`design/flow/config.mk`:
```
export PLATFORM = sky130hd
export DESIGN_NAME = ARMProcessor
export DESIGN_NICKNAME = ARMProcessor
export VERILOG_FILES = /design/flow/design.v
export SDC_FILE = /design/flow/constraint.sdc
export NUM_CORES = 4
export LEC_CHECK = 0
export CAP_MARGIN = 15
export CELL_PAD_IN_SITES_DETAIL_PLACEMENT = 0
export CORE_MARGIN = 2
export CORE_UTILIZATION = 72
export CTS_CLUSTER_DIAMETER = 363
export CTS_CLUSTER_SIZE = 22
export PLACE_DENSITY = 0.65
export SLEW_MARGIN = 20
```
`design/flow/constraint.sdc`:
```
create_clock -name core_clock -period 6.29 [get_ports {clk}]
set_input_delay 1.2580 -clock core_clock [delete_from_list [all_inputs] [get_ports {clk}]]
set_output_delay 1.2580 -clock core_clock [all_outputs]
set_load 0.01 [all_outputs]
```
`design/flow/design.v`:
```
module ALU(
	input[31:0] SrcA,
	input[31:0] SrcB,
	input[3:0] ALUOp,
	output reg[31:0] ALUResult,
	output reg[3:0] ALUFlags
	);
	always @ (*)
	begin
		ALUFlags = 4'b0000;
		if(SrcA == SrcB)
			ALUFlags[2] = 1'b1;
		case(ALUOp)
			4'b0010:
			begin
				ALUResult = SrcA - SrcB;
			end
			4'b0100:
			begin
				ALUResult = SrcA + SrcB;
			end
			4'b1010:
			begin
				ALUResult = SrcA - SrcB;
			end
			4'b1101:
			begin
				ALUResult = SrcB;
			end
			default:
			begin
				ALUResult = 32'h00000000;
			end
		endcase
	end
endmodule
module Extend(  
	input[23:0] in,
	input[1:0] ImmSrc,
	output reg[31:0] ExtImm
	);
	integer i;
	always @ (*)
	begin
		case(ImmSrc  )
		  2'b00:
		begin
			ExtImm[7:0] = in[7:0];
			for(i=8; i<32; i=i+1)
				ExtImm[i] = in[7];
		end
		  2'b01:
		begin
			ExtImm[11:0] = in[11:0];
			for(i=12; i<32; i=i+1)
				ExtImm[i] = 'b0;
		end
		  2'b10:
		begin
			ExtImm[1:0] = 2'b00;
			ExtImm[25:2] = in[23:0];
			for(i=26; i<32; i=i+1)
				ExtImm[i] = in[23];
		end
		default:
			ExtImm = 'h00000000;
		endcase
	end
endmodule
module RegisterFile(
	input clk, 
	input reset, 
	input we,
	input[1:0] RegSrc,
	input[3:0] addr1,
	input[3:0] addr2,
	input[3:0] addr3,
	input[3:0] waddr,
	input[31:0] wdata,
	input[31:0] pcin,
	output reg[31:0] data1,
	output reg[31:0] data2,
	output reg[31:0] data3,
	output[31:0] pcout
	);
	reg[31:0] registers[15:0];
	integer idx;
	assign pcout = registers[15];
	always @ (posedge clk)
	begin
		if (reset)
		begin
			for(idx=0; idx<=15; idx=idx+1) begin
				registers[idx] <= 'h00000000;
			end
		end
		else  
		begin
			if(  we)
			begin
				if(RegSrc[0] != 1'b1)
					registers[waddr] <= wdata;
				else
					registers[14] <= registers[15] + 'd4;
			end
			if(  waddr != 4'b1111 || RegSrc[0] == 1'b1 || we == 1'b0)
				registers[15] <= pcin;
		end
	end
	always @ (*)
	begin
		begin
			if(  addr1 == 15)
			begin
				data1 = registers[15] + 32'd8;
			end
			else
			begin
				data1 = registers[addr1];
			end
			if(  addr2 == 15)
			begin
				data2 = registers[15] + 32'd8;
			end
			else
			begin
				if (  RegSrc[1] == 1'b0)
					data2 = registers[addr2];
				else
					data2 = registers[waddr];
			end
			if(  addr3 == 15)
			begin
				data3 = registers[15] + 32'd8;
			end
			else
			begin
				data3 = registers[addr3];
			end
		end
	end
endmodule
module Decoder (
	input[1:0] op,
	input[5:0] funct,
	output reg MemtoReg,
	output reg ALUSrc,
	output reg[1:0] ImmSrc,
	output reg[1:0] RegSrc,
	output reg[3:0] ALUOp,
	output reg Svalue
	);
	always @(*)
	begin
		case (op)
			2'b00:
			begin
				MemtoReg = 1'b0;
				ALUOp = funct[4:1];
				Svalue = funct[0];
				if(funct[5] == 1'b1)
				begin
					ALUSrc = 1'b1;
					ImmSrc = 2'b00;  
					RegSrc = 2'b00;
				end
				else
				begin
					ALUSrc = 1'b0;
					ImmSrc = 2'b00;
					RegSrc = 2'b00;
				end
			end
			2'b01:
			begin
				MemtoReg = 1'b1;
				ALUOp = (funct[3] == 1'b1) ? 4'b0100 : 4'b0010;
				Svalue = 1'b0;
				if(funct[5] == 1'b0)
				begin
					ALUSrc = 1'b1;
					ImmSrc = 2'b01;
					RegSrc = 2'b00;
				end
				else 
				begin
					ALUSrc = 1'b0;
					ImmSrc = 2'b01;
					RegSrc = 2'b00;				
				end
			end
			2'b10:
			begin
				MemtoReg = 1'b0;
				ALUOp = 4'b0100;
				Svalue = 1'b0;
				ALUSrc = 1'b1;
				ImmSrc = 2'b10;
				RegSrc = 2'b01;
			end
			default:
			begin
				MemtoReg = 1'b0;
				ALUOp = 4'b0000;
				Svalue = 1'b0;
				ALUSrc = 1'b0;
				ImmSrc = 2'b00;
				RegSrc = 2'b00;
			end
		endcase
	end
endmodule
module ConditionalLogic (
	input clk,
	input reset,
	input[1:0] op,
	input[5:0] funct,
	input[3:0] cond,
	input[3:0] ALUFlags,
	output reg PCSrc,
	output reg RegWrite,
	output reg MemWrite
	);
	reg condEx;
	reg Zero;
	always @(posedge clk)
	begin
		if (reset)
			Zero <= 1'b0;
		else if (op == 2'b00 && funct[4:1] == 4'b1010 && condEx == 1'b1)
			Zero <= ALUFlags[2];
	end
	always @(*)
	begin
		case(cond)
			4'b0000: condEx = (Zero == 1'b1) ? 1'b1 : 1'b0;
			4'b0001: condEx = (Zero == 1'b0) ? 1'b1 : 1'b0;
			default: condEx = 1'b1;
		endcase
	end
	always @(*)
	begin
		case(op)
			2'b00: 
			begin
				PCSrc = 1'b0;
				MemWrite = 1'b0;
				if(condEx == 1'b1)
					RegWrite = (funct[4:1] == 4'b0010 || funct[4:1] == 4'b0100 || funct[4:1] == 4'b1101) ? 1'b1 : 1'b0;
				else
					RegWrite = 1'b0;
			end
			2'b01:
			begin
				PCSrc = 1'b0;
				if(condEx == 1'b1)
				begin
					MemWrite = ~funct[0];
					RegWrite = funct[0];
				end
				else
				begin
					MemWrite = 1'b0;
					RegWrite = 1'b0;
				end
			end
			2'b10:
			begin
				MemWrite = 1'b0;
				if(condEx == 1'b1)
				begin
					PCSrc = 1'b1;
					RegWrite = (funct[4] == 1'b1) ? 1'b1 : 1'b0;
				end
				else
				begin
					PCSrc = 1'b0;
					RegWrite = 1'b0;
				end
			end
			default:
			begin
				PCSrc = 1'b0;
				MemWrite = 1'b0;
				RegWrite = 1'b0;
			end
		endcase
	end
endmodule
module ControlUnit(
	input clk,
	input reset,
	input[3:0] ALUFlags,
	input[3:0] cond,
	input[1:0] op,
	input[5:0] funct,
	output[3:0] ALUOp,
	output[1:0] ImmSrc,
	output[1:0] RegSrc,
	output PCSrc,
	output RegWrite,
	output MemWrite,
	output MemtoReg,
	output ALUSrc,
	output Svalue
	);
	Decoder _decoder(
		.op			(op),
		.funct		(funct),
		.MemtoReg	(MemtoReg),
		.ALUSrc		(ALUSrc),
		.ImmSrc		(ImmSrc),
		.RegSrc		(RegSrc),
		.ALUOp 		(ALUOp),
		.Svalue		(Svalue));
	ConditionalLogic _conditional(
		.clk		(clk),
		.reset		(reset),
		.op			(op),
		.funct		(funct),
		.cond		(cond),
		.ALUFlags	(ALUFlags),
		.PCSrc		(PCSrc),
		.RegWrite	(RegWrite),
		.MemWrite	(MemWrite));
endmodule
module ARMProcessor(
	input clk,
	input reset,
	output[31:0] pc,
	input[31:0] inst,
	input nIRQ,
	output[3:0] be,
	output[31:0] memaddr,
	output memwrite,
	output memread,
	output[31:0] writedata,
	input[31:0] readdata
	);
	assign pc = pctmp;
	assign be = 4'b1111;  
	wire[3:0] ReadAddr1, ReadAddr2, WriteAddr;
	wire[31:0] ReadData1, ReadData2, ReadData3;
	wire[31:0] Result, ExtImm, SrcB, ALUResult, PCPlus4, PCBranch, pctmp;
	wire[3:0] ALUOp, ALUFlags;
	wire[1:0] RegSrc, ImmSrc;
	wire PCSrc, RegWrite, MemWrite, MemtoReg, ALUSrc, Svalue;
	wire[31:0] NextPC;
	assign ReadAddr1 = inst[19:16];
	assign ReadAddr2 = inst[3:0];
	assign WriteAddr = inst[15:12];
	assign memaddr = ALUResult;
	assign memwrite = MemWrite;
	assign memread = 'b1;
	assign writedata = ReadData3;
	assign SrcB = (ALUSrc == 1'b0) ? ReadData2 : ExtImm;
	assign Result = (MemtoReg == 1'b0) ? ALUResult : readdata;
	assign PCPlus4 = pctmp + 32'd4;
	assign PCBranch = pctmp + ExtImm + 32'd8;
	assign NextPC = (PCSrc == 1'b0) ? PCPlus4 : PCBranch;
	ControlUnit _ControlUnit(
			.clk(clk),
			.reset(reset),
			.ALUFlags(ALUFlags), 
			.cond(inst[31:28]), 
			.op(inst[27:26]), 
			.funct(inst[25:20]), 
			.ALUOp(ALUOp), 
			.ImmSrc(ImmSrc), 
			.RegSrc(RegSrc),  
			.PCSrc(PCSrc), 
			.RegWrite(RegWrite), 
			.MemWrite(MemWrite), 
			.MemtoReg(MemtoReg), 
			.ALUSrc(ALUSrc), 
			.Svalue(Svalue)
	);
	RegisterFile _RegisterFile( 
			.clk(clk), 
			.reset(reset), 
			.we(RegWrite), 
			.RegSrc(RegSrc), 
			.addr1(ReadAddr1), 
			.addr2(ReadAddr2), 
			.addr3(WriteAddr),
			.waddr(WriteAddr), 
			.wdata(Result), 
			.pcin(NextPC), 
			.data1(ReadData1), 
			.data2(ReadData2), 
			.data3(ReadData3), 
			.pcout(pctmp)
	);
	Extend _Extend( 
		.in(inst[23:0]), 
		.ImmSrc(ImmSrc), 
		.ExtImm(ExtImm) 
	);
	ALU _ALU( 
		.SrcA(ReadData1), 
		.SrcB(SrcB), 
		.ALUOp(ALUOp), 
		.ALUFlags(ALUFlags), 
		.ALUResult(ALUResult) 
	); 
endmodule
```
`design/flow/run.sh`:
```
#!/bin/bash
# the make line also repeats each setting of config.mk as NAME=value (left out here)
make -C /OpenROAD-flow-scripts/flow DESIGN_CONFIG=/design/flow/config.mk WORK_HOME=/design/flow/orfs CLKGATE_MAP_FILE= finish
```
==> flow_summary.yaml, run 1 <==
# flow metrics
synthesis:
  top_cell_area_share_pct: 39.1
  edf_count: 512
  synth_flops: 513
  post_synth_xor_area_fraction_pct: 2.19
  async_reset_ff_share_pct: 0
  synthTopCellsByCount: "sky130_fd_sc_hd__edfxtp_1 (512), sky130_fd_sc_hd__nor2_1 (503), sky130_fd_sc_hd__mux4_2 (352)"
  simple_gate_area_share_pct: 12.0
  post_synth_main_logic_family: "multiplexers"
  synthCells: 3455
  synth_top_cell_by_count: "sky130_fd_sc_hd__edfxtp_1"
  fraction_of_the_mapped_netlist_area_in_adder_cells_pct: 4.36
  synth_compound_gate_area_share_pct: 13.3
  synth-cells-yosys: 3455
  postSynthAreaPerCell_um2: 11.4
  ys_area_mm2: 0.0393
  synth-main-ff-cell: "sky130_fd_sc_hd__edfxtp_1"
  synth.largest_area_cell: "sky130_fd_sc_hd__edfxtp_1"
  yosys.stat.seqShare_pct: 39.2
  synthMuxAreaShare_pct: 24.3
  ys_top_cells_by_area: "sky130_fd_sc_hd__edfxtp_1 (39%), sky130_fd_sc_hd__mux4_2 (20%), sky130_fd_sc_hd__nor2_1 (4.8%)"
  synth-warning-count: 5
  synthesis.area_mm2: 0.0393
  post_synth_num_cell_types: 108
die:
  placeableCoreArea_mm2: 0.0539
  die_width_um: 238
  boundaryPins: 169
  rows: 85
  chipArea_mm2: 0.0564
  fp_util_pct: 72.8
  chipHeight_um: 238
placement:
  gp_congestion: 1.05
  io_buffer_count: 162
  dp_cells: 4693
  place.detailed.hpwl_um: 113000
clock_tree:
  ctsHtreeMaxLevel: 1
  tritoncts.num_buffers: 27
  postCtsHoldBufs: 0
  clock-sinks: 513
  clock_tree.root_cell: "sky130_fd_sc_hd__clkbuf_16"
  max-clock-path-buffers: 3
global_route:
  leftover_overflow_at_the_end_of_global_routing: 376
  groute.usage.overall_pct: 89.1
status:
  outcome: "did not finish"
  toolErrorMsg: "[ERROR GRT-0232] Routing congestion too high. Check the congestion heatmap in the GUI."
  haltStage: "global routing"
through the flow:
step / setup slack [ns] / hold WS (ns) / cell area, µm² / util [%]
after floorplan: -0.0190 / 0.451 / 39800 / -
after global placement: -1.34 / 0.511 / 46200 / 85.6
after detailed placement: -1.46 / 0.524 / 46200 / 85.7
after CTS: -0.606 / 0.540 / 49300 / 91.4
layer usage:
layer | GRT usage (%) | overflow
met5 | 67.1 | 10
met4 | 86.4 | 142
met1 | 89.2 | 32
met2 | 97.1 | 132
met3 | 83.0 | 60
what timing repair did:
| item | in CTS |
|---|---|
| pin swaps | 116 |
| gates resized | 397 |
| setup endpoints to repair | 33 |
| buffers inserted | 98 |
| cloned | 9 |
| hold endpoints to repair | 0 |
==> inputs of run 2 (changes only) <==
CAP_MARGIN = 20   (was 15)
CELL_PAD_IN_SITES_DETAIL_PLACEMENT = not set   (was 0)
CTS_CLUSTER_DIAMETER = 139   (was 363)
CTS_CLUSTER_SIZE = not set   (was 22)
PLACE_DENSITY = 0.64   (was 0.65)
SETUP_SLACK_MARGIN = 2.5   (was not set)
clock period = 7.74 ns   (was 6.29 ns; I/O delays follow)
==> run 2 against run 1 <==
  * The flow again stops in global routing
  * Die area stayed put
  * Synthesized area did not move
  * Synthesized cell count unchanged
==> flow_summary.yaml, run 2 <==
# flow metrics
status:
  outcome: "did not finish"
  haltStage: "global routing"
  toolErrorMsg: "[ERROR GRT-0116] Global routing finished with congestion. Check the congestion regions in the DRC Viewer."
die:
  placeableCoreArea_mm2: 0.0539
  die_width_um: 238
  chipHeight_um: 238
  chipArea_mm2: 0.0564
  fp_util_pct: 72.8
  boundaryPins: 169
  rows: 85
synthesis:
  synth_compound_gate_area_share_pct: 13.3
  edf_count: 512
  ys_top_cells_by_area: "sky130_fd_sc_hd__edfxtp_1 (39%), sky130_fd_sc_hd__mux4_2 (20%), sky130_fd_sc_hd__nor2_1 (4.8%)"
  post_synth_main_logic_family: "multiplexers"
  yosys.stat.seqShare_pct: 39.2
  fraction_of_the_mapped_netlist_area_in_adder_cells_pct: 4.36
  ys_area_mm2: 0.0393
  top_cell_area_share_pct: 39.1
  postSynthAreaPerCell_um2: 11.4
  post_synth_num_cell_types: 108
  async_reset_ff_share_pct: 0
  synth.largest_area_cell: "sky130_fd_sc_hd__edfxtp_1"
  synthMuxAreaShare_pct: 24.3
  synth_top_cell_by_count: "sky130_fd_sc_hd__edfxtp_1"
  synth_flops: 513
  synth-warning-count: 5
  synthTopCellsByCount: "sky130_fd_sc_hd__edfxtp_1 (512), sky130_fd_sc_hd__nor2_1 (503), sky130_fd_sc_hd__mux4_2 (352)"
  synth-main-ff-cell: "sky130_fd_sc_hd__edfxtp_1"
  simple_gate_area_share_pct: 12.0
  synthesis.area_mm2: 0.0393
  post_synth_xor_area_fraction_pct: 2.19
  synthCells: 3455
  synth-cells-yosys: 3455
placement:
  dp_cells: 4499
  place.detailed.hpwl_um: 111000
  gp_congestion: 1.03
  io_buffer_count: 162
  pre_cts_slack_ns: -0.530
clock_tree:
  postCtsHoldBufs: 0
  ctsHtreeMaxLevel: 2
  tritoncts.num_buffers: 49
  clock_tree.root_cell: "sky130_fd_sc_hd__clkbuf_16"
  max-clock-path-buffers: 3
  clock-sinks: 513
global_route:
  leftover_overflow_at_the_end_of_global_routing: 802
  groute.usage.overall_pct: 93.7
[run 2: through the flow]
stage / hold WS (ns) / cell area, µm² / power (mW)
CTS: 0.525 / 50000 / 9.97
detailed placement: 0.515 / 44900 / 6.87
global placement: 0.510 / 44900 / 6.73
floorplan: 0.451 / 40400 / 5.42
[run 2: metal layers]
layer  GRT overflow  GRT usage, %
met2            272          99.3
met5             31          80.3
met4            267          94.2
met1            103          92.9
met3            129          89.2
[run 2: what timing repair did]
action	4_1_cts
buffers inserted	135
resized	528
pin swaps	125
cloned	25
endpoints found under the setup margin	642
==> inputs of run 3 (changes only) <==
CAP_MARGIN = 15   (was 20)
CELL_PAD_IN_SITES_DETAIL_PLACEMENT = 0   (was not set)
CORE_UTILIZATION = 66   (was 72)
CTS_CLUSTER_DIAMETER = 363   (was 139)
CTS_CLUSTER_SIZE = 22   (was not set)
MAX_ROUTING_LAYER = met4   (was not set)
PLACE_DENSITY = not set   (was 0.64)
SETUP_SLACK_MARGIN = not set   (was 2.5)
clock period = 6.36 ns   (was 7.74 ns; I/O delays follow)
==> run 3 against run 2 <==
  * The run again fails in global routing
  * Synthesized cell count unchanged
  * Synthesized area unchanged
  * Die area rose by 8.9%
==> flow_summary.yaml, run 3 <==
# flow metrics
placement:
  place.detailed.hpwl_um: 113000
  io_buffer_count: 162
  placed_area_mm2: 0.0463
  gp_congestion: 1.06
  dp_cells: 4763
synthesis:
  synth.largest_area_cell: "sky130_fd_sc_hd__edfxtp_1"
  ys_top_cells_by_area: "sky130_fd_sc_hd__edfxtp_1 (39%), sky130_fd_sc_hd__mux4_2 (20%), sky130_fd_sc_hd__nor2_1 (4.8%)"
  synthesis.area_mm2: 0.0393
  postSynthAreaPerCell_um2: 11.4
  synth-main-ff-cell: "sky130_fd_sc_hd__edfxtp_1"
  synthCells: 3455
  post_synth_xor_area_fraction_pct: 2.19
  async_reset_ff_share_pct: 0
  synth_flops: 513
  synth-warning-count: 5
  simple_gate_area_share_pct: 12.0
  fraction_of_the_mapped_netlist_area_in_adder_cells_pct: 4.36
  post_synth_main_logic_family: "multiplexers"
  synth_compound_gate_area_share_pct: 13.3
  ys_area_mm2: 0.0393
  synth_top_cell_by_count: "sky130_fd_sc_hd__edfxtp_1"
  yosys.stat.seqShare_pct: 39.2
  synthMuxAreaShare_pct: 24.3
  post_synth_num_cell_types: 108
  top_cell_area_share_pct: 39.1
  synthTopCellsByCount: "sky130_fd_sc_hd__edfxtp_1 (512), sky130_fd_sc_hd__nor2_1 (503), sky130_fd_sc_hd__mux4_2 (352)"
  synth-cells-yosys: 3455
  edf_count: 512
clock_tree:
  clock-sinks: 513
  tritoncts.num_buffers: 27
  postCtsHoldBufs: 0
  max-clock-path-buffers: 3
  clock_tree.root_cell: "sky130_fd_sc_hd__clkbuf_16"
  ctsHtreeMaxLevel: 1
die:
  fp_util_pct: 66.7
  boundaryPins: 169
  rows: 89
  die_width_um: 248
  placeableCoreArea_mm2: 0.0589
  chipArea_mm2: 0.0615
  chipHeight_um: 248
status:
  haltStage: "global routing"
  outcome: "did not finish"
==> run 3: per-stage QoR <==
| step | hold slack, ns | setup slack [ns] | util, % |
|---|---|---|---|
| 3_5_place_dp | 0.525 | -1.37 | 78.5 |
| 3_3_place_gp | 0.513 | -1.28 | 78.5 |
| 4_1_cts | 0.538 | -0.601 | 82.5 |
| 2_1_floorplan | 0.451 | -0.0154 | - |
==> run 3: repair_timing <==
| action | 4_1_cts |
|---|---|
| gates resized | 312 |
| buffers inserted | 74 |
| pin swaps | 85 |
| endpoints found under the setup margin | 28 |
| cloned | 5 |
==> inputs of run 4 (changes only) <==
ABC_AREA = 1   (was not set)
CAP_MARGIN = 20   (was 15)
CELL_PAD_IN_SITES_DETAIL_PLACEMENT = not set   (was 0)
CORE_UTILIZATION = 72   (was 66)
CTS_CLUSTER_DIAMETER = 400   (was 363)
CTS_CLUSTER_SIZE = not set   (was 22)
MAX_ROUTING_LAYER = not set   (was met4)
clock period = 6.06 ns   (was 6.36 ns; I/O delays follow)
==> run 4 against run 3 <==
  * The run again fails in global routing
  * Synthesized cell count grew 63%
  * Die area shrank 3.7%
  * Synthesized area grew 5.0%
==> flow_summary.yaml, run 4 <==
# flow metrics
die:
  placeableCoreArea_mm2: 0.0565
  rows: 87
  boundaryPins: 169
  die_width_um: 243
  chipHeight_um: 243
  chipArea_mm2: 0.0592
  fp_util_pct: 73.0
synthesis:
  synthesis.area_mm2: 0.0412
  synth-warning-count: 5
  synth.largest_area_cell: "sky130_fd_sc_hd__edfxtp_1"
  simple_gate_area_share_pct: 23.3
  synthMuxAreaShare_pct: 0.0546
  post_synth_xor_area_fraction_pct: 1.38
  post_synth_main_logic_family: "AND-OR/OR-AND gates"
  top_cell_area_share_pct: 37.3
  ys_area_mm2: 0.0412
  ys_top_cells_by_area: "sky130_fd_sc_hd__edfxtp_1 (37%), sky130_fd_sc_hd__o21ai_0 (8.2%), sky130_fd_sc_hd__nand2_1 (7.7%)"
  synth_top_cell_by_count: "sky130_fd_sc_hd__nand2_1"
  post_synth_num_cell_types: 74
  synth-main-ff-cell: "sky130_fd_sc_hd__edfxtp_1"
  fraction_of_the_mapped_netlist_area_in_adder_cells_pct: 4.15
  synthCells: 5623
  async_reset_ff_share_pct: 0
  synth-cells-yosys: 5623
  yosys.stat.seqShare_pct: 37.3
  edf_count: 512
  synth_compound_gate_area_share_pct: 24.2
  synth_flops: 513
  synthTopCellsByCount: "sky130_fd_sc_hd__nand2_1 (845), sky130_fd_sc_hd__nor2_1 (755), sky130_fd_sc_hd__o21ai_0 (676)"
  postSynthAreaPerCell_um2: 7.33
clock_tree:
  tritoncts.num_buffers: 54
  clock-sinks: 513
  clock_tree.root_cell: "sky130_fd_sc_hd__clkbuf_16"
  max-clock-path-buffers: 3
  ctsHtreeMaxLevel: 2
placement:
  io_buffer_count: 162
  pre_cts_slack_ns: -0.792
  gp_congestion: 1.30
  place.detailed.hpwl_um: 140000
status:
  outcome: "did not finish"
  toolErrorMsg: "[ERROR GRT-0232] Routing congestion too high. Check the congestion heatmap in the GUI."
  haltStage: "global routing"
global_route:
  leftover_overflow_at_the_end_of_global_routing: 136
  groute.usage.overall_pct: 81.5
## run 4: per-layer routing
metal / overflow / GRT usage (%)
met3: 2 / 69.9
met5: 0 / 40.3
met4: 65 / 77.6
met1: 1 / 82.6
met2: 68 / 95.1
## run 4: what timing repair did
| item | CTS |
|---|---|
| setup endpoints to repair | 30 |
| setup buffers | 11 |
| pin swaps | 29 |
| hold buffers | 0 |
| cloned | 1 |
| resized | 216 |
## run 4: through the flow
| stage | setup TNS, ns | util, % | instance area, µm² | cells | total power [mW] |
|---|---|---|---|---|---|
| after floorplan | 0 | - | 41400 | 5657 | 6.62 |
| after global placement | -14.22 | 86.4 | 48800 | 6929 | 8.91 |
| after detailed placement | -16.86 | 86.4 | 48800 | 6929 | 9.04 |
| after CTS | -0.000315 | 90.4 | 51100 | 7038 | 12.3 |
==> inputs of run 5 (changes only) <==
CORE_UTILIZATION = 45   (was 72)
CTS_CLUSTER_DIAMETER = 372   (was 400)
SETUP_SLACK_MARGIN = 0.51   (was not set)
clock period = 4.42 ns   (was 6.06 ns; I/O delays follow)
==> run 5 against run 4 <==
  * The layout now fails its checks (setup timing)
  * Synthesized area unchanged
  * Die area is 59% higher
  * Synthesized cell count stayed put
==> flow_summary.yaml, run 5 <==
# flow metrics
synthesis:
  synthMuxAreaShare_pct: 0.0546
  async_reset_ff_share_pct: 0
  postSynthAreaPerCell_um2: 7.33
  simple_gate_area_share_pct: 23.3
  ys_area_mm2: 0.0412
  synth-main-ff-cell: "sky130_fd_sc_hd__edfxtp_1"
  synth_top_cell_by_count: "sky130_fd_sc_hd__nand2_1"
  post_synth_num_cell_types: 74
  synthesis.area_mm2: 0.0412
  top_cell_area_share_pct: 37.3
  fraction_of_the_mapped_netlist_area_in_adder_cells_pct: 4.15
  synth.largest_area_cell: "sky130_fd_sc_hd__edfxtp_1"
  post_synth_xor_area_fraction_pct: 1.38
  synth_compound_gate_area_share_pct: 24.2
  yosys.stat.seqShare_pct: 37.3
  ys_top_cells_by_area: "sky130_fd_sc_hd__edfxtp_1 (37%), sky130_fd_sc_hd__o21ai_0 (8.2%), sky130_fd_sc_hd__nand2_1 (7.7%)"
  synth-cells-yosys: 5623
  post_synth_main_logic_family: "AND-OR/OR-AND gates"
  synth-warning-count: 5
  synthCells: 5623
  synth_flops: 513
  edf_count: 512
  synthTopCellsByCount: "sky130_fd_sc_hd__nand2_1 (845), sky130_fd_sc_hd__nor2_1 (755), sky130_fd_sc_hd__o21ai_0 (676)"
pwr:
  clk-power_mw: 5.23
  power.density_cell_area_mw_per_mm2: 328
  power.share.sequential_pct: 26.4
  power_top_consumer: "combinational cells"
  sw_frac_of_total_pct: 39.5
  internal-power_mw: 13.1
  switch_pwr_mw: 8.57
  largest_voltage_drop_on_the_vdd_net_mv: 0.310
  reported_leakage_power_nw: 28.4
  power.share.combinational_pct: 49.5
  seq_power_mw: 5.72
  clk_pwr_share_pct: 24.1
  pg_comb_mw: 10.7
die:
  die_width_um: 307
  boundaryPins: 169
  fp_util_pct: 45.2
  placeableCoreArea_mm2: 0.0912
  rows: 111
  chipHeight_um: 307
  chipArea_mm2: 0.0941
timing:
  max_slew.worst_pin.slew_ns: 1.00
  clock.fmax_ghz: 0.183
  timing.final.crit_share_pct: 123
  fin_setup_tns_ns: -71.52
  layout_min_cycle_time_ns: 5.45
  setup-violations-final: 271
  worst_hold_slack_ns: 0.490
  timing.slew.headroom_pct: 33.3
  crit_path_setup_slack_layout_ns: -1.03
  rsz0062_at_grt: "yes"
  finalHoldViolations: 0
  final_max_slew_violation_count: 0
  worst_skew_ns: 0.0963
setup_path:
  timing.critical_path.from_type: "input pin"
  required_ns: 3.54
  critPathMostFrequentCell: "sky130_fd_sc_hd__nand3_2"
  cp_data_arrival_time_ns: 4.57
  rrSetupSlack_ns: -0.88
  critical_path.top_delay_family: "simple AND/OR/NAND/NOR gates"
  r2r_start: "_RegisterFile.registers[15][11]"
  worstPathMaxFanout: 8
  cp-startpoint: "inst[16]"
  cpMaxStageDelayCell: "sky130_fd_sc_hd__o211ai_1"
  worst-path-buf-inv: 7
  setup.worst_path.end_class: "primary output"
  cp_slowest_stage_delay_ns: 0.45
  path_depth: 24
  r2r_cells: 38
  cp_cell_sequence: "clkbuf_16, buf_12, buf_4, a21oi_1, o21ai_1, o21ai_1, o211ai_1, nand3_2, buf_6, fa_2, inv_2, nand2_4, a21oi_4, nand3_2, nand3_4, buf_4, nand3_2, nand3_4, nand3_1, nand2_1, nand2_1, nand3_2, nand3_2, buf_6"
  r2r_end: "_RegisterFile.registers[12][20]"
  cp-endpoint: "memaddr[26]"
  worst_path_class_setup: "in -> out"
clock_tree:
  clkLatencyLatePin_ns: 0.73
  postCtsHoldBufs: 0
  max-clock-path-buffers: 3
  tritoncts.num_buffers: 60
  clock-sinks: 513
  cts.reportedPaths.clkPinSlew_ns: 0.07
  clock_tree_from_tritoncts: "built"
  clock_tree.root_cell: "sky130_fd_sc_hd__clkbuf_16"
  ctsHtreeMaxLevel: 2
global_route:
  groute.usage.overall_pct: 49.8
  leftover_overflow_at_the_end_of_global_routing: 0
  first_pass_grt_wire_length_um: 341000
  grt_start_max_net_pins: 64
  first_global_vias: 49500
  grt_antenna_before_repair: 12
detailed_routing:
  initialDrtViolationCount: 9432
  dr_total_vias: 54200
  post-route-drc-count: 0
  wire_per_inst_um: 29.4
  drt_first_pass_iters: 20
  vias_per_cell: 6.37
  wirelength_um: 250000
  drtAntennaViolNets: 0
layout:
  synthToLayoutAreaGrowth_pct: 60.4
  nets: 7472
  layout.cell_area.non_filler_mm2: 0.0661
placement:
  place.detailed.hpwl_um: 177000
  gp_congestion: 1.10
  pre_cts_slack_ns: -1.80
  placed_area_mm2: 0.0558
  io_buffer_count: 162
status:
  outcome: "failed layout checks"
  layout.failed_checks: "setup timing"
min_path:
  hold_path_startpoint: "_ControlUnit._conditional.Zero"
  holdPathEnd: "_ControlUnit._conditional.Zero"
  hold_path.class: "reg -> reg"
  hold_path_depth: 2
job:
  max_cap_violations: 0
  stage_log_warnings: 67
-- run 5: metrics by stage --
step / utilization [%] / cells / power [mW]
after floorplan: - / 5657 / 9.32
after global placement: 61.1 / 8043 / 13.9
after detailed placement: 61.1 / 8043 / 13.9
after CTS: 68.3 / 8344 / 20.2
after global routing: 72.5 / 8507 / 22.1
final: 72.5 / 8511 / 21.7
-- run 5: final cells by class --
cell class | instances | area (µm²)
diodes | 5 | 12.5
clock buffers | 66 | 1520
multi-input cells | 4201 | 26600
well taps | 1186 | 1480
repair inverters | 2 | 17.5
clock inverters | 46 | 459
fillers | 7087 | 25100
repair buffers | 1943 | 18400
inverters | 549 | 2180
flip-flops and latches | 513 | 15400
-- run 5: metal layers --
metal | vias to the layer above | share of wire (%) | global-route usage, %
li1 | 22800 | - | -
met1 | 25100 | 35 | 62.8
met2 | 4763 | 41 | 73.3
met3 | 1481 | 14 | 13.8
met4 | 10 | 10 | 35.8
met5 | - | 0.028 | 0
-- run 5: timing repair --
item,CTS,global route
gates resized,814,734
setup endpoints to repair,548,518
cloned,18,12
pin swaps,170,243
endpoints found under the hold margin,0,0
setup buffers,171,150
==> inputs of run 6 (changes only) <==
CAP_MARGIN = 10   (was 20)
CELL_PAD_IN_SITES_GLOBAL_PLACEMENT = 2   (was not set)
CORE_ASPECT_RATIO = 1.03   (was not set)
CORE_UTILIZATION = 40   (was 45)
CTS_CLUSTER_DIAMETER = 362   (was 372)
GPL_ROUTABILITY_DRIVEN = 1   (was not set)
MAX_ROUTING_LAYER = met4   (was not set)
SETUP_SLACK_MARGIN = not set   (was 0.51)
clock period = 9.0 ns   (was 4.42 ns; I/O delays follow)
==> run 6 against run 5 <==
  * The run now finishes clean
  * Cell count shrank 16%
  * Worst setup slack better by 1.2 ns
  * First-iteration DRC count is 25% lower
  * Clock power shrank 53%
  * Critical path type unchanged
  * Critical endpoint is now memaddr[21]
==> flow_summary.yaml, run 6 <==
# flow metrics
pwr:
  power.share.combinational_pct: 36.5
  switch_pwr_mw: 3.41
  largest_voltage_drop_on_the_vdd_net_mv: 0.160
  sw_frac_of_total_pct: 40.7
  internal-power_mw: 4.97
  power.share.sequential_pct: 33.9
  reported_leakage_power_nw: 18.9
  seq_power_mw: 2.84
  power.density_cell_area_mw_per_mm2: 176
  power_top_consumer: "combinational cells"
  clk-power_mw: 2.48
  clk_pwr_share_pct: 29.5
  pg_comb_mw: 3.06
synthesis:
  fraction_of_the_mapped_netlist_area_in_adder_cells_pct: 4.15
  ys_area_mm2: 0.0412
  synthesis.area_mm2: 0.0412
  synth.largest_area_cell: "sky130_fd_sc_hd__edfxtp_1"
  simple_gate_area_share_pct: 23.3
  edf_count: 512
  post_synth_xor_area_fraction_pct: 1.38
  post_synth_main_logic_family: "AND-OR/OR-AND gates"
  top_cell_area_share_pct: 37.3
  synthTopCellsByCount: "sky130_fd_sc_hd__nand2_1 (845), sky130_fd_sc_hd__nor2_1 (755), sky130_fd_sc_hd__o21ai_0 (676)"
  yosys.stat.seqShare_pct: 37.3
  synth-warning-count: 5
  synth-main-ff-cell: "sky130_fd_sc_hd__edfxtp_1"
  synthMuxAreaShare_pct: 0.0546
  synth-cells-yosys: 5623
  synth_top_cell_by_count: "sky130_fd_sc_hd__nand2_1"
  post_synth_num_cell_types: 74
  async_reset_ff_share_pct: 0
  synthCells: 5623
  postSynthAreaPerCell_um2: 7.33
  ys_top_cells_by_area: "sky130_fd_sc_hd__edfxtp_1 (37%), sky130_fd_sc_hd__o21ai_0 (8.2%), sky130_fd_sc_hd__nand2_1 (7.7%)"
  synth_compound_gate_area_share_pct: 24.2
  synth_flops: 513
die:
  chipHeight_um: 330
  placeableCoreArea_mm2: 0.102
  rows: 119
  fp_util_pct: 40.3
  chipArea_mm2: 0.106
  boundaryPins: 169
  die_width_um: 320
setup_path:
  cp_slowest_stage_delay_ns: 0.58
  r2r_end: "_RegisterFile.registers[4][22]"
  worstPathMaxFanout: 16
  cp-endpoint: "memaddr[21]"
  path_depth: 24
  cp-startpoint: "inst[26]"
  cp_data_arrival_time_ns: 6.99
  worst_path_class_setup: "in -> out"
  cp_cell_sequence: "clkdlybuf4s50_1, inv_1, ha_1, a21oi_1, o21ai_0, nand2_2, buf_4, nand3_1, o21ai_0, inv_1, ha_1, inv_1, nand2_1, buf_4, nor2_1, inv_1, nor2_1, nand4_1, nand3_1, nor2_1, nor2_1, nand2_1, nand3_1, clkdlybuf4s50_1"
  cpMaxStageDelayCell: "sky130_fd_sc_hd__clkdlybuf4s50_1"
  r2r_cells: 22
  r2r_start: "_RegisterFile.registers[15][9]"
  setup.worst_path.end_class: "primary output"
  required_ns: 7.20
  rrSetupSlack_ns: 2.46
  worst-path-buf-inv: 8
  timing.critical_path.from_type: "input pin"
  critical_path.top_delay_family: "buffers and inverters"
min_path:
  hold_path_startpoint: "_ControlUnit._conditional.Zero"
  hold_path.class: "reg -> reg"
  holdPathEnd: "_ControlUnit._conditional.Zero"
  hold_path_depth: 2
layout:
  nFillCells: 10500
  multi_input_comb_area_mm2: 0.0222
  seqCellArea_mm2: 0.0154
  nets: 6000
  synthToLayoutAreaGrowth_pct: 15.3
  finish.cell_count_without_fillers: 7185
detailed_routing:
  drt_first_pass_iters: 6
  wire_per_inst_um: 32.1
  dr_total_vias: 45100
  vias_per_cell: 6.28
  post-route-drc-count: 0
  wirelength_um: 230000
  initialDrtViolationCount: 7091
  drtAntennaViolNets: 0
clock_tree:
  max-clock-path-buffers: 3
  cts.reportedPaths.clkPinSlew_ns: 0.09
  ctsHtreeMaxLevel: 2
  clkLatencyLatePin_ns: 0.70
  clock_tree.root_cell: "sky130_fd_sc_hd__clkbuf_16"
  tritoncts.num_buffers: 60
  clock_tree_from_tritoncts: "built"
  clock-sinks: 513
timing:
  layout_min_cycle_time_ns: 8.79
  final_max_slew_violation_count: 0
  finalHoldViolations: 0
  rsz0062_at_grt: "yes"
  timing.slew.headroom_pct: 19.5
  timing.final.crit_share_pct: 97.6
  clock.fmax_ghz: 0.114
  worst_skew_ns: 0.0599
  setup-violations-final: 0
  crit_path_setup_slack_layout_ns: 0.214
  max_slew.worst_pin.slew_ns: 1.21
  worst_hold_slack_ns: 0.495
global_route:
  global_route.usage.met1_pct: 57.3
  first_pass_grt_wire_length_um: 317000
  groute.usage.overall_pct: 43.6
  first_global_vias: 41100
  grt_start_max_net_pins: 69
  use_met2_pct: 65.0
  globalRoute.busiestLayer: "met2"
  globalRouteMet3Util_pct: 9.62
  grt_antenna_before_repair: 6
  leftover_overflow_at_the_end_of_global_routing: 0
placement:
  place.detailed.hpwl_um: 164000
  gp_congestion: 1.09
  io_buffer_count: 162
  pre_cts_slack_ns: 0.335
  dp_cells: 7067
job:
  stage_log_warnings: 67
  max_cap_violations: 0
status:
  outcome: "finished clean"
## run 6: stage by stage
stage                     TNS (ns)  cell area, µm²  util (%)  power [mW]
after CTS                        0           47500      46.5        8.27
final                            0           47500      46.5        8.39
after floorplan                  0           41400         -        4.46
after global placement           0           45600      44.6        5.84
after global routing       -0.0369           47500      46.5        8.60
after detailed placement         0           45600      44.6        5.84
## run 6: layer usage
layer / part of all wire (%) / wire length, µm
met4: 5.0 / 11400
met2: 43 / 99600
met5: 0 / 0
met1: 40 / 91700
met3: 12 / 27700
## run 6: area by class of cell
cell class	instances	share of cell area [%]
tap	1331	3.50
multi-input combinational	4200	46.6
antenna	5	0.0263
clock buffer	74	3.27
clock inverter	39	0.703
sequential	513	32.4
timing repair buffer	474	9.14
inverter	549	4.38
## run 6: repair_timing
action,4_1_cts,5_1_grt
gates resized,0,3
hold buffers,0,0
setup buffers,0,0
endpoints found under the setup margin,0,10
==> inputs of run 7 (changes only) <==
ABC_AREA = not set   (was 1)
CAP_MARGIN = 15   (was 10)
CELL_PAD_IN_SITES_DETAIL_PLACEMENT = 1   (was not set)
CELL_PAD_IN_SITES_GLOBAL_PLACEMENT = not set   (was 2)
CORE_ASPECT_RATIO = not set   (was 1.03)
CORE_MARGIN = 10   (was 2)
CORE_UTILIZATION = 56   (was 40)
CTS_CLUSTER_DIAMETER = 363   (was 362)
CTS_CLUSTER_SIZE = 22   (was not set)
GPL_ROUTABILITY_DRIVEN = not set   (was 1)
MAX_ROUTING_LAYER = not set   (was met4)
PLACE_DENSITY_LB_ADDON = 0.11   (was not set)
SLEW_MARGIN = 5   (was 20)
clock period = 12.7 ns   (was 9.0 ns; I/O delays follow)
==> run 7 against run 6 <==
  * First-iteration DRC count fell by 33%
  * Cell count fell by 38%
  * Cell area fell by 11%
  * Via count fell by 25%
  * Routed wire length fell by 28%
  * Synthesized area fell by 4.8%
  * Synthesized cell count fell by 39%
  * Die area fell by 23%
  * Count of clock-buffer cells in the layout fell by 37
  * Worst hold slack improved by 0.055 ns
  * Highest routed layer is now met5
  * Critical path depth fell by 5
==> flow_summary.yaml, run 7 <==
# flow metrics
die:
  die_width_um: 285
  rows: 97
  chipHeight_um: 285
  placeableCoreArea_mm2: 0.0698
  fp_util_pct: 56.3
  chipArea_mm2: 0.0811
  boundaryPins: 169
clock_tree:
  clock-sinks: 513
  clkLatencyLatePin_ns: 0.64
  post_cts.repair.setup_buffers: 0
  clock_tree_from_tritoncts: "built"
  clock_tree.root_cell: "sky130_fd_sc_hd__clkbuf_16"
  post_cts.resized_instances: 0
  ctsHtreeMaxLevel: 1
  postCtsHoldBufs: 0
  max-clock-path-buffers: 3
  tritoncts.num_buffers: 27
  cts.reportedPaths.clkPinSlew_ns: 0.12
synthesis:
  synthTopCellsByCount: "sky130_fd_sc_hd__edfxtp_1 (512), sky130_fd_sc_hd__nor2_1 (503), sky130_fd_sc_hd__mux4_2 (352)"
  ys_area_mm2: 0.0393
  post_synth_num_cell_types: 108
  synth_compound_gate_area_share_pct: 13.3
  synthesis.area_mm2: 0.0393
  async_reset_ff_share_pct: 0
  synth-warning-count: 5
  fraction_of_the_mapped_netlist_area_in_adder_cells_pct: 4.36
  synth-main-ff-cell: "sky130_fd_sc_hd__edfxtp_1"
  synth_top_cell_by_count: "sky130_fd_sc_hd__edfxtp_1"
  edf_count: 512
  synth.largest_area_cell: "sky130_fd_sc_hd__edfxtp_1"
  post_synth_main_logic_family: "multiplexers"
  yosys.stat.seqShare_pct: 39.2
  synth-cells-yosys: 3455
  synthCells: 3455
  synthMuxAreaShare_pct: 24.3
  ys_top_cells_by_area: "sky130_fd_sc_hd__edfxtp_1 (39%), sky130_fd_sc_hd__mux4_2 (20%), sky130_fd_sc_hd__nor2_1 (4.8%)"
  synth_flops: 513
  simple_gate_area_share_pct: 12.0
  top_cell_area_share_pct: 39.1
  post_synth_xor_area_fraction_pct: 2.19
  postSynthAreaPerCell_um2: 11.4
setup_path:
  r2r_cells: 18
  worst_path_class_setup: "in -> out"
  cp_slowest_stage_delay_ns: 0.79
  cp-startpoint: "inst[1]"
  critical_path.top_delay_family: "AND-OR/OR-AND gates"
  r2r_end: "_RegisterFile.registers[14][25]"
  rrSetupSlack_ns: 5.19
  required_ns: 10.16
  timing.critical_path.from_type: "input pin"
  cp_cell_sequence: "buf_6, nand2b_1, o221ai_1, nand3_1, o221ai_1, o21ai_0, ha_1, inv_1, fa_1, o21bai_1, a211o_1, a211o_1, nand2_1, o31ai_2, a22oi_2, o31a_1, xnor2_1, a21o_1, clkdlybuf4s50_1"
  worst-path-buf-inv: 3
  cp_data_arrival_time_ns: 9.05
  setup.worst_path.end_class: "primary output"
  cp-endpoint: "memaddr[28]"
  cpMaxStageDelayCell: "sky130_fd_sc_hd__nand2b_1"
  path_depth: 19
  r2r_start: "_RegisterFile.registers[15][3]"
  worstPathMaxFanout: 69
global_route:
  grt_antenna_before_repair: 10
  use_met2_pct: 61.7
  global_route.usage.met1_pct: 48.5
  groute.usage.overall_pct: 40.0
  globalRoute.busiestLayer: "met2"
  first_pass_grt_wire_length_um: 240000
  first_global_vias: 35100
  leftover_overflow_at_the_end_of_global_routing: 0
  globalRouteMet3Util_pct: 15.5
  grt_start_max_net_pins: 74
layout:
  finalCoreUtilization_pct: 60.8
  nFillCells: 7119
  finish.cell_count_without_fillers: 4431
  synthToLayoutAreaGrowth_pct: 8.11
  nets: 3676
timing:
  layout_min_cycle_time_ns: 11.59
  setup-violations-final: 0
  timing.slew.headroom_pct: 13.0
  crit_path_setup_slack_layout_ns: 1.11
  finalHoldViolations: 0
  clock.fmax_ghz: 0.0862
  max_slew.worst_pin.slew_ns: 1.29
  timing.final.crit_share_pct: 91.3
  final_max_slew_violation_count: 0
  rsz0062_at_grt: "no"
  worst_skew_ns: 0.0362
  fin_setup_tns_ns: 0
min_path:
  hold_path_startpoint: "_ControlUnit._conditional.Zero"
  holdPathEnd: "_ControlUnit._conditional.Zero"
  hold_path.class: "reg -> reg"
  hold_path_depth: 2
pwr:
  internal-power_mw: 3.03
  clk-power_uw: 972
  pg_comb_mw: 1.90
  switch_pwr_mw: 1.87
  reported_leakage_power_nw: 15.2
  power.density_cell_area_mw_per_mm2: 115
  sw_frac_of_total_pct: 38.2
  power_top_consumer: "registers"
  seq_power_mw: 2.02
  power.share.sequential_pct: 41.3
  clk_pwr_share_pct: 19.8
  power.share.combinational_pct: 38.8
  largest_voltage_drop_on_the_vdd_net_mv: 0.143
placement:
  dp_cells: 4380
  io_buffer_count: 162
  place.detailed.hpwl_um: 114000
  gp_congestion: 0.982
  pre_cts_slack_ns: 1.42
job:
  max_cap_violations: 0
  stage_log_warnings: 64
detailed_routing:
  wire_per_inst_um: 37.7
  wirelength_um: 167000
  initialDrtViolationCount: 4728
  dr_total_vias: 34000
  drt_first_pass_iters: 6
  vias_per_cell: 7.67
  post-route-drc-count: 0
  drtAntennaViolNets: 0
status:
  outcome: "finished clean"
==> run 7: area by class of cell <==
class                      instances  area (µm²)  area share (%)
multi-input combinational       2571       22300            52.6
sequential                       513       15400            36.3
timing repair buffer             273        2490            5.87
tap                              940        1180            2.77
clock buffer                      37         713            1.68
inverter                          88         330           0.778
clock inverter                     2        25.0          0.0589
antenna                            7        17.5          0.0413
==> run 7: per-layer routing <==
metal  vias up  part of all wire (%)
met5         -                 0.033
met4         8                   6.5
met3       777                    15
met2      2868                    45
met1     17000                    34
li1      13400                     -
==> run 7: metrics by stage <==
step | total power, mW | area, µm² | hold WS [ns]
floorplan | 3.20 | 39400 | 0.451
global route | 5.03 | 42400 | 0.569
CTS | 4.81 | 42400 | 0.548
detailed placement | 3.87 | 41600 | 0.531
global placement | 3.80 | 41600 | 0.512
finish | 4.90 | 42500 | 0.550
==> inputs of run 8 (changes only) <==
CAP_MARGIN = 20   (was 15)
CELL_PAD_IN_SITES_DETAIL_PLACEMENT = not set   (was 1)
CORE_MARGIN = 2   (was 10)
CORE_UTILIZATION = 40   (was 56)
CTS_CLUSTER_DIAMETER = not set   (was 363)
CTS_CLUSTER_SIZE = not set   (was 22)
PLACE_DENSITY_LB_ADDON = not set   (was 0.11)
SETUP_SLACK_MARGIN = 2.5   (was not set)
SLEW_MARGIN = 20   (was 5)
clock period = 9.0 ns   (was 12.7 ns; I/O delays follow)
==> run 8 against run 7 <==
  * Still clean
  * Worst hold slack worse by 0.016 ns
  * Routed wire length is 0.13% lower
  * Register-to-register slack worse by 3.6 ns
  * Global-route usage down 7.7 points
  * Count of clock-buffer cells in the layout grew 20
  * Largest power group is now combinational cells
  * Highest routed layer is now met4
==> flow_summary.yaml, run 8 <==
# flow metrics
placement:
  io_buffer_count: 162
  gp_congestion: 0.952
  dp_cells: 4876
  pre_cts_slack_ns: 0.145
  place.detailed.hpwl_um: 105000
setup_path:
  r2r_start: "_RegisterFile.registers[15][4]"
  worst_path_class_setup: "in -> out"
  cp_data_arrival_time_ns: 6.12
  critical_path.top_delay_family: "AND-OR/OR-AND gates"
  rrSetupSlack_ns: 1.58
  setup.worst_path.end_class: "primary output"
  required_ns: 7.20
  r2r_end: "_RegisterFile.registers[8][23]"
  timing.critical_path.from_type: "input pin"
  cp-endpoint: "memaddr[28]"
  r2r_cells: 38
  critPathMostFrequentCell: "sky130_fd_sc_hd__mux4_2"
  cpMaxStageDelayCell: "sky130_fd_sc_hd__mux4_2"
  cp_cell_sequence: "clkbuf_16, mux4_2, mux4_2, o21ai_2, nor2_1, a21oi_2, ha_4, a21o_2, a311o_1, a21oi_4, a211oi_2, buf_4, or2_4, o41ai_4, xnor2_2, o22ai_2, a21o_1, clkdlybuf4s15_2"
  cp_slowest_stage_delay_ns: 0.51
  worstPathMaxFanout: 10
  worst-path-buf-inv: 3
  path_depth: 18
  cp-startpoint: "inst[0]"
timing:
  clock.fmax_ghz: 0.126
  worst_hold_slack_ns: 0.534
  worst_skew_ns: 0.0339
  setup-violations-final: 0
  final_max_slew_violation_count: 0
  finalHoldViolations: 0
  layout_min_cycle_time_ns: 7.92
  timing.final.crit_share_pct: 88.0
  max_slew.worst_pin.slew_ns: 1.15
  timing.slew.headroom_pct: 22.1
  fin_setup_tns_ns: 0
  crit_path_setup_slack_layout_ns: 1.08
  rsz0062_at_grt: "yes"
synthesis:
  ys_area_mm2: 0.0393
  synth_top_cell_by_count: "sky130_fd_sc_hd__edfxtp_1"
  synthTopCellsByCount: "sky130_fd_sc_hd__edfxtp_1 (512), sky130_fd_sc_hd__nor2_1 (503), sky130_fd_sc_hd__mux4_2 (352)"
  fraction_of_the_mapped_netlist_area_in_adder_cells_pct: 4.36
  synth.largest_area_cell: "sky130_fd_sc_hd__edfxtp_1"
  post_synth_num_cell_types: 108
  synth_compound_gate_area_share_pct: 13.3
  synthCells: 3455
  top_cell_area_share_pct: 39.1
  simple_gate_area_share_pct: 12.0
  async_reset_ff_share_pct: 0
  post_synth_xor_area_fraction_pct: 2.19
  yosys.stat.seqShare_pct: 39.2
  postSynthAreaPerCell_um2: 11.4
  edf_count: 512
  post_synth_main_logic_family: "multiplexers"
  synthesis.area_mm2: 0.0393
  synth_flops: 513
  synth-cells-yosys: 3455
  synthMuxAreaShare_pct: 24.3
  synth-main-ff-cell: "sky130_fd_sc_hd__edfxtp_1"
  ys_top_cells_by_area: "sky130_fd_sc_hd__edfxtp_1 (39%), sky130_fd_sc_hd__mux4_2 (20%), sky130_fd_sc_hd__nor2_1 (4.8%)"
  synth-warning-count: 5
detailed_routing:
  wire_per_inst_um: 32.1
  drt_first_pass_iters: 6
  wirelength_um: 167000
  num_antenna_cells: 0
  wl_met1_um: 59200
  post-route-drc-count: 0
  highest-signal-layer: "met4"
  drtAntennaViolNets: 0
  met3WireLength_um: 21300
  wl_met2_um: 76300
  dr_total_vias: 34400
  initialDrtViolationCount: 4916
  vias_per_cell: 6.63
layout:
  nets: 4078
  synthToLayoutAreaGrowth_pct: 27.6
  finish.cell_count_without_fillers: 5193
  finalCoreUtilization_pct: 51.7
  nFillCells: 8287
die:
  chipArea_mm2: 0.101
  placeableCoreArea_mm2: 0.0970
  fp_util_pct: 40.5
  boundaryPins: 169
  rows: 114
  die_width_um: 317
  chipHeight_um: 317
pwr:
  clk_pwr_share_pct: 27.6
  clk-power_mw: 2.43
  reported_leakage_power_nw: 18.5
  power.density_cell_area_mw_per_mm2: 176
  power.share.sequential_pct: 32.3
  power.share.combinational_pct: 40.1
  power_top_consumer: "combinational cells"
  sw_frac_of_total_pct: 35.5
  pg_comb_mw: 3.53
  switch_pwr_mw: 3.12
  largest_voltage_drop_on_the_vdd_net_mv: 0.147
  seq_power_mw: 2.84
  internal-power_mw: 5.68
clock_tree:
  clkLatencyLatePin_ns: 0.66
  tritoncts.num_buffers: 52
  ctsHtreeMaxLevel: 2
  cts.reportedPaths.clkPinSlew_ns: 0.08
  clock_tree_from_tritoncts: "built"
  clock_tree.root_cell: "sky130_fd_sc_hd__clkbuf_16"
  max-clock-path-buffers: 3
  clock-sinks: 513
job:
  stage_log_warnings: 67
  max_cap_violations: 0
global_route:
  grt_antenna_before_repair: 3
  groute.usage.overall_pct: 32.3
  first_pass_grt_wire_length_um: 234000
  leftover_overflow_at_the_end_of_global_routing: 0
  first_global_vias: 33500
  grt_start_max_net_pins: 65
status:
  outcome: "finished clean"
min_path:
  hold_path_depth: 2
  hold_path.class: "reg -> reg"
  holdPathEnd: "_ControlUnit._conditional.Zero"
  hold_path_startpoint: "_ControlUnit._conditional.Zero"
run 8: final cells by class:
cell class                 instances  area [µm²]  area share [%]
multi-input combinational       2572       24300            48.5
sequential                       513       15400            30.7
timing repair buffer             649        6630            13.2
tap                             1276        1600            3.18
clock buffer                      57        1340            2.68
clock inverter                    38         497           0.991
inverter                          88         342           0.681
run 8: metrics by stage:
step	power, mW	area (µm²)
2_1_floorplan	4.62	40200
3_3_place_gp	5.67	43800
3_5_place_dp	5.68	43800
4_1_cts	8.43	48600
5_1_grt	9.05	50100
6_report	8.81	50100
run 8: what timing repair did:
item / in CTS / in global routing
setup endpoints to repair: 174 / 94
pin swaps: 114 / 94
setup buffers: 131 / 67
cloned: 20 / 4
hold buffers: 0 / 0
resized: 447 / 168
run 8: routing by layer:
| layer | vias to the layer above | GRT usage (%) |
|---|---|---|
| li1 | 14200 | - |
| met3 | 562 | 9.69 |
| met4 | 0 | 16.1 |
| met5 | - | 0 |
| met1 | 17100 | 39.8 |
| met2 | 2573 | 51.7 |
==> inputs of run 9 (changes only) <==
ABC_AREA = 1   (was not set)
CELL_PAD_IN_SITES_GLOBAL_PLACEMENT = 2   (was not set)
CTS_CLUSTER_DIAMETER = 97   (was not set)
GPL_ROUTABILITY_DRIVEN = 0   (was not set)
HOLD_SLACK_MARGIN = 0.3   (was not set)
MAX_ROUTING_LAYER = met5   (was not set)
SETUP_SLACK_MARGIN = not set   (was 2.5)
==> run 9 against run 8 <==
  * Still clean
  * Cell count increased by 38%
  * Sequential share of layout area increased by 1.7 points
  * Global-route usage increased by 8.5 points
  * Synthesized area increased by 5.0%
  * Sequential cell count unchanged
  * Worst setup slack got worse by 0.81 ns
  * Total power decreased by 3.8%
  * Routed wire length increased by 34%
  * Via count increased by 30%
  * Register-to-register slack improved by 1.0 ns
  * Clock skew decreased by 0.0027 ns
  * Non-clock buffer count decreased by 215
==> flow_summary.yaml, run 9 <==
# flow metrics
clock_tree:
  clock_tree.root_cell: "sky130_fd_sc_hd__clkbuf_16"
  post_cts.repair.setup_buffers: 0
  max-clock-path-buffers: 3
  postCtsHoldBufs: 0
  post_cts.resized_instances: 0
  tritoncts.num_buffers: 68
  ctsHtreeMaxLevel: 3
  clkLatencyLatePin_ns: 0.65
  clock_tree_from_tritoncts: "built"
  cts.reportedPaths.clkPinSlew_ns: 0.06
  clock-sinks: 513
layout:
  layout.cell_area.non_filler_mm2: 0.0474
  nets: 5968
  synthToLayoutAreaGrowth_pct: 15.1
pwr:
  clk_pwr_share_pct: 31.1
  switch_pwr_mw: 3.37
  power.density_cell_area_mw_per_mm2: 179
  power_top_consumer: "combinational cells"
  total_power_mw: 8.48
  sw_frac_of_total_pct: 39.8
  internal-power_mw: 5.10
  clk-power_mw: 2.63
  pg_comb_mw: 3.00
  power.share.sequential_pct: 33.5
  power.share.combinational_pct: 35.4
  largest_voltage_drop_on_the_vdd_net_mv: 0.142
  seq_power_mw: 2.84
  reported_leakage_power_nw: 18.8
detailed_routing:
  wire_per_inst_um: 31.1
  dr_total_vias: 44700
  drt_first_pass_iters: 8
  post-route-drc-count: 0
  wirelength_um: 223000
  vias_per_cell: 6.22
  drtAntennaViolNets: 0
  initialDrtViolationCount: 6510
min_path:
  holdPathEnd: "_ControlUnit._conditional.Zero"
  hold_path_depth: 2
  hold_path_startpoint: "_ControlUnit._conditional.Zero"
  hold_path.class: "reg -> reg"
synthesis:
  synth_flops: 513
  simple_gate_area_share_pct: 23.3
  async_reset_ff_share_pct: 0
  synthTopCellsByCount: "sky130_fd_sc_hd__nand2_1 (845), sky130_fd_sc_hd__nor2_1 (755), sky130_fd_sc_hd__o21ai_0 (676)"
  post_synth_xor_area_fraction_pct: 1.38
  post_synth_num_cell_types: 74
  post_synth_main_logic_family: "AND-OR/OR-AND gates"
  ys_top_cells_by_area: "sky130_fd_sc_hd__edfxtp_1 (37%), sky130_fd_sc_hd__o21ai_0 (8.2%), sky130_fd_sc_hd__nand2_1 (7.7%)"
  synth-main-ff-cell: "sky130_fd_sc_hd__edfxtp_1"
  synth_compound_gate_area_share_pct: 24.2
  synthMuxAreaShare_pct: 0.0546
  synth_top_cell_by_count: "sky130_fd_sc_hd__nand2_1"
  fraction_of_the_mapped_netlist_area_in_adder_cells_pct: 4.15
  synthesis.area_mm2: 0.0412
  postSynthAreaPerCell_um2: 7.33
  top_cell_area_share_pct: 37.3
  synth.largest_area_cell: "sky130_fd_sc_hd__edfxtp_1"
  synth-warning-count: 5
  synth-cells-yosys: 5623
  yosys.stat.seqShare_pct: 37.3
  edf_count: 512
  synthCells: 5623
  ys_area_mm2: 0.0412
job:
  stage_log_warnings: 66
  max_cap_violations: 0
die:
  fp_util_pct: 40.4
  chipArea_mm2: 0.106
  chipHeight_um: 325
  rows: 117
  boundaryPins: 169
  placeableCoreArea_mm2: 0.102
  die_width_um: 325
timing:
  layout_min_cycle_time_ns: 8.73
  timing.slew.headroom_pct: 25.3
  rsz0062_at_grt: "no"
  max_slew.worst_pin.slew_ns: 1.11
  worst_hold_slack_ns: 0.496
  finalHoldViolations: 0
  clock.fmax_ghz: 0.115
  timing.final.crit_share_pct: 97.0
  final_max_slew_violation_count: 0
  fin_setup_tns_ns: 0
  setup-violations-final: 0
  crit_path_setup_slack_layout_ns: 0.269
  worst_skew_ns: 0.0312
setup_path:
  cp-endpoint: "memaddr[31]"
  critPathMostFrequentCell: "sky130_fd_sc_hd__buf_4"
  r2r_end: "_RegisterFile.registers[1][27]"
  critical_path.top_delay_family: "buffers and inverters"
  worst-path-buf-inv: 7
  cpMaxStageDelayCell: "sky130_fd_sc_hd__clkdlybuf4s50_1"
  r2r_start: "_RegisterFile.registers[15][3]"
  setup.worst_path.end_class: "primary output"
  r2r_cells: 22
  cp_slowest_stage_delay_ns: 0.78
  worst_path_class_setup: "in -> out"
  cp-startpoint: "inst[19]"
  cp_data_arrival_time_ns: 6.93
  cp_cell_sequence: "clkdlybuf4s50_1, inv_1, buf_4, nor2_4, buf_4, a21oi_1, o311ai_0, o21ai_0, buf_4, ha_1, buf_4, nor2_1, nor3_1, o21ai_0, a21oi_1, nand2_1, nand3_2, nand3_1, clkdlybuf4s50_1"
  timing.critical_path.from_type: "input pin"
  path_depth: 19
  worstPathMaxFanout: 13
  rrSetupSlack_ns: 2.59
  required_ns: 7.20
global_route:
  grt_start_max_net_pins: 97
  groute.usage.overall_pct: 40.8
  first_pass_grt_wire_length_um: 309000
  leftover_overflow_at_the_end_of_global_routing: 0
  first_global_vias: 40900
  grt_antenna_before_repair: 5
placement:
  io_buffer_count: 162
  pre_cts_slack_ns: 0.486
  place.detailed.hpwl_um: 159000
  placed_area_mm2: 0.0453
status:
  outcome: "finished clean"
-- run 9: through the flow --
| stage | util, % | instances |
|---|---|---|
| 4_1_cts | 46.5 | 7182 |
| 3_5_place_dp | 44.4 | 7063 |
| 3_3_place_gp | 44.4 | 7063 |
| 2_1_floorplan | - | 5657 |
| 6_report | 46.5 | 7186 |
| 5_1_grt | 46.5 | 7183 |
-- run 9: final cells by class --
cell class,count,area (µm²)
Clock inverter,33,249
Clock buffer,86,1810
Sequential cell,513,15400
Timing Repair Buffer,434,4040
Fill cell,10500,54600
Multi-Input combinational cell,4200,22100
Tap cell,1368,1710
Antenna cell,3,7.51
Inverter,549,2080
-- run 9: layer usage --
layer	GRT usage [%]	wire, µm	vias to the layer above
li1	-	-	19800
met1	54.7	88700	21500
met2	61.2	95900	2906
met3	7.60	23600	592
met4	24.2	15100	4
met5	0	24	-
==> inputs of run 10 (changes only) <==
CELL_PAD_IN_SITES_GLOBAL_PLACEMENT = not set   (was 2)
CORE_ASPECT_RATIO = 0.5   (was not set)
CORE_UTILIZATION = 72   (was 40)
CTS_CLUSTER_DIAMETER = 400   (was 97)
CTS_CLUSTER_SIZE = 100   (was not set)
GPL_ROUTABILITY_DRIVEN = not set   (was 0)
MAX_ROUTING_LAYER = not set   (was met5)
PLACE_DENSITY = 0.42   (was not set)
clock period = 4.91 ns   (was 9.0 ns; I/O delays follow)
==> run 10 against run 9 <==
  * The flow now stops in clock tree synthesis
  * Synthesized area stayed put
  * Die area is 44% lower
  * Synthesized cell count stayed put
==> flow_summary.yaml, run 10 <==
# flow metrics
status:
  outcome: "did not finish"
  haltStage: "clock tree synthesis"
  toolErrorMsg: "[ERROR DPL-0033] detailed placement checks failed during check placement."
synthesis:
  synth-main-ff-cell: "sky130_fd_sc_hd__edfxtp_1"
  yosys.stat.seqShare_pct: 37.3
  post_synth_main_logic_family: "AND-OR/OR-AND gates"
  simple_gate_area_share_pct: 23.3
  ys_top_cells_by_area: "sky130_fd_sc_hd__edfxtp_1 (37%), sky130_fd_sc_hd__o21ai_0 (8.2%), sky130_fd_sc_hd__nand2_1 (7.7%)"
  synth_flops: 513
  synth_top_cell_by_count: "sky130_fd_sc_hd__nand2_1"
  synthCells: 5623
  post_synth_num_cell_types: 74
  async_reset_ff_share_pct: 0
  ys_area_mm2: 0.0412
  post_synth_xor_area_fraction_pct: 1.38
  synth-warning-count: 5
  edf_count: 512
  fraction_of_the_mapped_netlist_area_in_adder_cells_pct: 4.15
  synth-cells-yosys: 5623
  synth_compound_gate_area_share_pct: 24.2
  synthesis.area_mm2: 0.0412
  postSynthAreaPerCell_um2: 7.33
  synthTopCellsByCount: "sky130_fd_sc_hd__nand2_1 (845), sky130_fd_sc_hd__nor2_1 (755), sky130_fd_sc_hd__o21ai_0 (676)"
  top_cell_area_share_pct: 37.3
  synth.largest_area_cell: "sky130_fd_sc_hd__edfxtp_1"
  synthMuxAreaShare_pct: 0.0546
die:
  die_width_um: 342
  chipHeight_um: 173
  rows: 61
  chipArea_mm2: 0.0593
  boundaryPins: 169
  fp_util_pct: 73.5
  placeableCoreArea_mm2: 0.0561
placement:
  pre_cts_slack_ns: -1.51
  dp_cells: 7170
  io_buffer_count: 162
  gp_congestion: 1.32
  placed_area_mm2: 0.0507
  place.detailed.hpwl_um: 152000
No activity file was given, so power comes from the tool's default toggle rates.
